==> run F <==
==> flow/design.v <==
`timescale 1ns/1ps
module pic_buffer_v2 #(
    parameter DSIZE = 8,
    parameter IMAGE_WIDTH = 256,
    parameter IMAGE_LENGTH= 256,
    parameter BUFFER_SIZE = IMAGE_WIDTH*2+3
) (
	input               clk, 
    input               rst_n,
    input               frame_start,
    input               shift,
	input  [DSIZE-1:0]  sr_in,
    output rng_flag,
    output              sr_pixel_valid,
    output [DSIZE-1:0]  sr_pixel_0, sr_pixel_1, sr_pixel_2,
    output [DSIZE-1:0]  sr_pixel_3, sr_pixel_4, sr_pixel_5,
    output [DSIZE-1:0]  sr_pixel_6, sr_pixel_7, sr_pixel_8 
);
localparam IMAGE_SIZE           = IMAGE_WIDTH*IMAGE_LENGTH;
localparam ISIZE                = $clog2(IMAGE_SIZE+1);
localparam STARTING_OFFSET      = IMAGE_WIDTH+1;
localparam BUFFER_TOP_OFFSET    = IMAGE_WIDTH+2-1;
localparam BUFFER_BOT_OFFSET    = IMAGE_SIZE-IMAGE_WIDTH-1;
localparam WSIZE                = $clog2(IMAGE_WIDTH+1);
localparam CSIZE                = $clog2(STARTING_OFFSET);
localparam TOP_LIMIT = 2*IMAGE_WIDTH-1;
localparam BOT_LIMIT = IMAGE_SIZE-IMAGE_WIDTH-1;
reg [DSIZE-1:0] sr [BUFFER_SIZE-1:0];
reg 			sr_valid;
reg [ISIZE-1:0] image_counter;
reg [WSIZE-1:0] column_counter;
reg [CSIZE-1:0] offset_counter;
wire bottom_shift;
wire init_tag,t_tag,rm_tag,b_tag,r_tag,cm_tag,l_tag;
reg activate_rng;
assign rng_flag = activate_rng;
always @(posedge clk, negedge rst_n) begin
    if (!rst_n) begin
        activate_rng    <= 1'b0;
    end else begin
        if (offset_counter == IMAGE_WIDTH || offset_counter == IMAGE_WIDTH + 1) begin
            activate_rng <= 1'b1;
        end else if (!shift) begin
            activate_rng <= 1'b0;
        end
    end
end
always @(posedge clk, negedge rst_n) begin
    if (!rst_n) begin
        image_counter   <=  'd0;
        column_counter  <=  'd0;
        offset_counter <='d0;
        sr_valid        <= 1'b0;
    end else if (frame_start) begin
        image_counter       <=  'd0;
        offset_counter      <=  'd0;
        column_counter      <=  'd0;
        sr_valid            <= 1'b0;
    end else if ((shift) && (offset_counter <  STARTING_OFFSET)) begin
        sr_valid            <= 1'b0;
        image_counter       <=  'd0;
        column_counter      <=  'd0;
        if (offset_counter == STARTING_OFFSET-1) begin
            offset_counter  <= STARTING_OFFSET;
        end else begin
            offset_counter  <= offset_counter + 'd1;
        end
    end else if (((shift || bottom_shift) && init_tag) && (image_counter != IMAGE_SIZE)) begin
        sr_valid <= 1'b1;
        image_counter <= image_counter + 1;
        if ( column_counter == IMAGE_WIDTH) begin
            column_counter <= 'd1;
        end else begin
            column_counter <= column_counter+ 1;
        end
    end else if ((image_counter == IMAGE_SIZE)) begin
        sr_valid <= 1'b0;
        image_counter <=  'd0;
    end
end
integer n;
always @ (posedge clk)begin
    for (n = BUFFER_SIZE-1; n>0; n = n-1) begin
        sr[n] <= sr[n-1];
    end
    if (shift == 1'b1) begin
        sr[0] <= sr_in;
    end else begin
        sr[0] <= 'd0;
    end
end
assign sr_pixel_valid = sr_valid;
assign bottom_shift = sr_valid && image_counter >= IMAGE_SIZE - IMAGE_WIDTH - 1 && image_counter  <= IMAGE_SIZE;
assign init_tag = offset_counter == STARTING_OFFSET;
assign l_tag    = sr_valid && column_counter == 'd1;
assign r_tag    = sr_valid && column_counter == IMAGE_WIDTH;
assign t_tag    = sr_valid && image_counter  <= 0+IMAGE_WIDTH;
assign b_tag    = sr_valid && image_counter  >= IMAGE_SIZE - IMAGE_WIDTH + 1 && image_counter  <= IMAGE_SIZE;
assign cm_tag   = sr_valid && !(r_tag || l_tag);
assign rm_tag   = sr_valid && !(t_tag || b_tag);
assign sr_pixel_0 = 
(t_tag)?(   
        (r_tag)?    (sr[IMAGE_WIDTH * 1 + 2]):
        (cm_tag)?   (sr[IMAGE_WIDTH * 1 + 2]):
                    (sr[IMAGE_WIDTH * 1 + 1]) 
):(
(rm_tag)?(
        (r_tag)?    (sr[IMAGE_WIDTH * 2 + 2]):
        (cm_tag)?   (sr[IMAGE_WIDTH * 2 + 2]):
                    (sr[IMAGE_WIDTH * 2 + 1]) 
):(
(b_tag)?(
        (r_tag)?    (sr[IMAGE_WIDTH * 2 + 2]):
        (cm_tag)?   (sr[IMAGE_WIDTH * 2 + 2]):
                    (sr[IMAGE_WIDTH * 2 + 1]) 
):('d0)
));
assign sr_pixel_1 = 
(t_tag)?(   
        (r_tag)?    (sr[IMAGE_WIDTH * 1 + 1]):
        (cm_tag)?   (sr[IMAGE_WIDTH * 1 + 1]):
                    (sr[IMAGE_WIDTH * 1 + 1]) 
):(
(rm_tag)?(
        (r_tag)?    (sr[IMAGE_WIDTH * 2 + 1]):
        (cm_tag)?   (sr[IMAGE_WIDTH * 2 + 1]):
                    (sr[IMAGE_WIDTH * 2 + 1]) 
):(
(b_tag)?(
        (r_tag)?    (sr[IMAGE_WIDTH * 2 + 1]):
        (cm_tag)?   (sr[IMAGE_WIDTH * 2 + 1]):
                    (sr[IMAGE_WIDTH * 2 + 1]) 
):('d0)
));
assign sr_pixel_2 = 
(t_tag)?(   
        (r_tag)?    (sr[IMAGE_WIDTH * 1 + 1]):
        (cm_tag)?   (sr[IMAGE_WIDTH * 1 + 0]):
                    (sr[IMAGE_WIDTH * 1 + 0]) 
):(
(rm_tag)?(
        (r_tag)?    (sr[IMAGE_WIDTH * 2 + 1]):
        (cm_tag)?   (sr[IMAGE_WIDTH * 2 + 0]):
                    (sr[IMAGE_WIDTH * 2 + 0]) 
):(
(b_tag)?(
        (r_tag)?    (sr[IMAGE_WIDTH * 2 + 1]):
        (cm_tag)?   (sr[IMAGE_WIDTH * 2 + 0]):
                    (sr[IMAGE_WIDTH * 2 + 0]) 
):('d0)
));
assign sr_pixel_3 = 
(t_tag)?(   
        (r_tag)?    (sr[IMAGE_WIDTH * 1 + 2]):
        (cm_tag)?   (sr[IMAGE_WIDTH * 1 + 2]):
                    (sr[IMAGE_WIDTH * 1 + 1]) 
):(
(rm_tag)?(
        (r_tag)?    (sr[IMAGE_WIDTH * 1 + 2]):
        (cm_tag)?   (sr[IMAGE_WIDTH * 1 + 2]):
                    (sr[IMAGE_WIDTH * 1 + 1]) 
):(
(b_tag)?(
        (r_tag)?    (sr[IMAGE_WIDTH * 1 + 2]):
        (cm_tag)?   (sr[IMAGE_WIDTH * 1 + 2]):
                    (sr[IMAGE_WIDTH * 1 + 1]) 
):('d0)
));
assign sr_pixel_4 = sr[IMAGE_WIDTH * 1 + 1]; 
assign sr_pixel_5 = 
(t_tag)?(   
        (r_tag)?    (sr[IMAGE_WIDTH * 1 + 1]):
        (cm_tag)?   (sr[IMAGE_WIDTH * 1 + 0]):
                    (sr[IMAGE_WIDTH * 1 + 0]) 
):(
(rm_tag)?(
        (r_tag)?    (sr[IMAGE_WIDTH * 1 + 1]):
        (cm_tag)?   (sr[IMAGE_WIDTH * 1 + 0]):
                    (sr[IMAGE_WIDTH * 1 + 0]) 
):(
(b_tag)?(
        (r_tag)?    (sr[IMAGE_WIDTH * 1 + 1]):
        (cm_tag)?   (sr[IMAGE_WIDTH * 1 + 0]):
                    (sr[IMAGE_WIDTH * 1 + 0]) 
):('d0)
));
assign sr_pixel_6 = 
(t_tag)?(   
        (r_tag)?    (sr[IMAGE_WIDTH * 0 + 2]):
        (cm_tag)?   (sr[IMAGE_WIDTH * 0 + 2]):
                    (sr[IMAGE_WIDTH * 0 + 1]) 
):(
(rm_tag)?(
        (r_tag)?    (sr[IMAGE_WIDTH * 0 + 2]):
        (cm_tag)?   (sr[IMAGE_WIDTH * 0 + 2]):
                    (sr[IMAGE_WIDTH * 0 + 1]) 
):(
(b_tag)?(
        (r_tag)?    (sr[IMAGE_WIDTH * 1 + 2]):
        (cm_tag)?   (sr[IMAGE_WIDTH * 1 + 2]):
                    (sr[IMAGE_WIDTH * 1 + 1]) 
):('d0)
));
assign sr_pixel_7 = 
(t_tag)?(   
        (r_tag)?    (sr[IMAGE_WIDTH * 0 + 1]):
        (cm_tag)?   (sr[IMAGE_WIDTH * 0 + 1]):
                    (sr[IMAGE_WIDTH * 0 + 1]) 
):(
(rm_tag)?(
        (r_tag)?    (sr[IMAGE_WIDTH * 0 + 1]):
        (cm_tag)?   (sr[IMAGE_WIDTH * 0 + 1]):
                    (sr[IMAGE_WIDTH * 0 + 1]) 
):(
(b_tag)?(
        (r_tag)?    (sr[IMAGE_WIDTH * 1 + 1]):
        (cm_tag)?   (sr[IMAGE_WIDTH * 1 + 1]):
                    (sr[IMAGE_WIDTH * 1 + 1]) 
):('d0)
));
assign sr_pixel_8 = 
(t_tag)?(   
        (r_tag)?    (sr[IMAGE_WIDTH * 0 + 1]):
        (cm_tag)?   (sr[IMAGE_WIDTH * 0 + 0]):
                    (sr[IMAGE_WIDTH * 0 + 0]) 
):(
(rm_tag)?(
        (r_tag)?    (sr[IMAGE_WIDTH * 0 + 1]):
        (cm_tag)?   (sr[IMAGE_WIDTH * 0 + 0]):
                    (sr[IMAGE_WIDTH * 0 + 0]) 
):(
(b_tag)?(
        (r_tag)?    (sr[IMAGE_WIDTH * 1 + 1]):
        (cm_tag)?   (sr[IMAGE_WIDTH * 1 + 0]):
                    (sr[IMAGE_WIDTH * 1 + 0]) 
):('d0)
 ));
endmodule
==> flow/run.sh <==
#!/bin/bash
# the make line also repeats each setting of config.mk as NAME=value (left out here)
make -C /OpenROAD-flow-scripts/flow DESIGN_CONFIG=/design/flow/config.mk WORK_HOME=/design/flow/orfs CLKGATE_MAP_FILE= finish
==> flow/config.mk <==
export PLATFORM = sky130hd
export DESIGN_NAME = pic_buffer_v2
export DESIGN_NICKNAME = pic_buffer_v2
export VERILOG_FILES = /design/flow/design.v
export SDC_FILE = /design/flow/constraint.sdc
export NUM_CORES = 4
export LEC_CHECK = 0
export ABC_AREA = 1
export CAP_MARGIN = 10
export CELL_PAD_IN_SITES_DETAIL_PLACEMENT = 2
export CORE_ASPECT_RATIO = 1.42
export CORE_MARGIN = 2
export CORE_UTILIZATION = 26
export CTS_CLUSTER_DIAMETER = 203
export HOLD_SLACK_MARGIN = -0.04
export MIN_ROUTING_LAYER = met1
export PLACE_DENSITY_LB_ADDON = 0.16
export SLEW_MARGIN = 40
export SYNTH_MEMORY_MAX_BITS = 16384
==> flow/constraint.sdc <==
create_clock -name core_clock -period 3.83 [get_ports {clk}]
set_input_delay 0.7660 -clock core_clock [delete_from_list [all_inputs] [get_ports {clk}]]
set_output_delay 0.7660 -clock core_clock [all_outputs]
set_load 0.01 [all_outputs]
==> run D: changes against run F <==
ABC_AREA = unset   (was 1)
CAP_MARGIN = 20   (was 10)
CELL_PAD_IN_SITES_DETAIL_PLACEMENT = 1   (was 2)
CELL_PAD_IN_SITES_GLOBAL_PLACEMENT = 3   (was unset)
CORE_ASPECT_RATIO = 1.63   (was 1.42)
CORE_UTILIZATION = 50   (was 26)
CTS_CLUSTER_DIAMETER = unset   (was 203)
GPL_ROUTABILITY_DRIVEN = 0   (was unset)
GPL_TIMING_DRIVEN = 0   (was unset)
HOLD_SLACK_MARGIN = 0.22   (was -0.04)
MAX_ROUTING_LAYER = met5   (was unset)
MIN_ROUTING_LAYER = unset   (was met1)
PLACE_DENSITY_LB_ADDON = 0.03   (was 0.16)
SETUP_SLACK_MARGIN = 0.91   (was unset)
SLEW_MARGIN = 20   (was 40)
TNS_END_PERCENT = 100   (was unset)
==> flow/constraint.sdc (replaced) <==
create_clock -name core_clock -period 4.6 [get_ports {clk}]
set_input_delay 0.9200 -clock core_clock [delete_from_list [all_inputs] [get_ports {clk}]]
set_output_delay 0.9200 -clock core_clock [all_outputs]
set_load 0.01 [all_outputs]
==> run X: changes against run F <==
CAP_MARGIN = 20   (was 10)
CELL_PAD_IN_SITES_DETAIL_PLACEMENT = unset   (was 2)
CORE_ASPECT_RATIO = 0.5   (was 1.42)
CORE_UTILIZATION = 72   (was 26)
CTS_CLUSTER_DIAMETER = 313   (was 203)
CTS_CLUSTER_SIZE = 100   (was unset)
HOLD_SLACK_MARGIN = 0.28   (was -0.04)
MIN_ROUTING_LAYER = unset   (was met1)
PLACE_DENSITY_LB_ADDON = 0.0   (was 0.16)
SETUP_SLACK_MARGIN = 0.23   (was unset)
SLEW_MARGIN = 20   (was 40)
TNS_END_PERCENT = 5   (was unset)
==> flow/constraint.sdc (replaced) <==
create_clock -name core_clock -period 1.51 [get_ports {clk}]
set_input_delay 0.3020 -clock core_clock [delete_from_list [all_inputs] [get_ports {clk}]]
set_output_delay 0.3020 -clock core_clock [all_outputs]
set_load 0.01 [all_outputs]
==> qor summary <==
Run status: run F finished clean; run D finished clean; run X stopped before the end
Failing step: run F -; run D -; run X detailed placement
Core area: run F 331000 sq um; run D 171000 sq um; run X 118000 sq um
CTS sink count: run F 4157; run D 4157; run X -
Sequential cell area fraction in the yosys report: run F 0.965; run D 0.967; run X 0.965
Bufs w/o clock: run F 124; run D 156; run X -
Floorplan row count: run F 252; run D 194; run X 89
Clk ins delay skew pair: run F 0.89 ns; run D 0.81 ns; run X -
Layout clock buffers: run F 543; run D 476; run X -
Final WS setup: run F 0.221 ns; run D 0.574 ns; run X -
Internal power: run F 0.0660 W; run D 0.0524 W; run X -
Number of global-route vias before repair: run F 37217; run D 33971; run X -
Worst hold slack after final layout: run F 0.281 ns; run D 0.304 ns; run X -
TritonCTS clock tree: run F built; run D built; run X -
Combinational gate area: run F 2800 sq um; run D 3230 sq um; run X -
Non-clock inverter instance count of the final layout: run F 72; run D 21; run X -
Power group with the largest share: run F registers; run D registers; run X -
Required time reported for the critical path endpoint: run F 3.06 ns; run D 3.68 ns; run X -
Yosys cell count: run F 4798; run D 4599; run X 4798
Power is estimated from default activity; no workload was simulated.
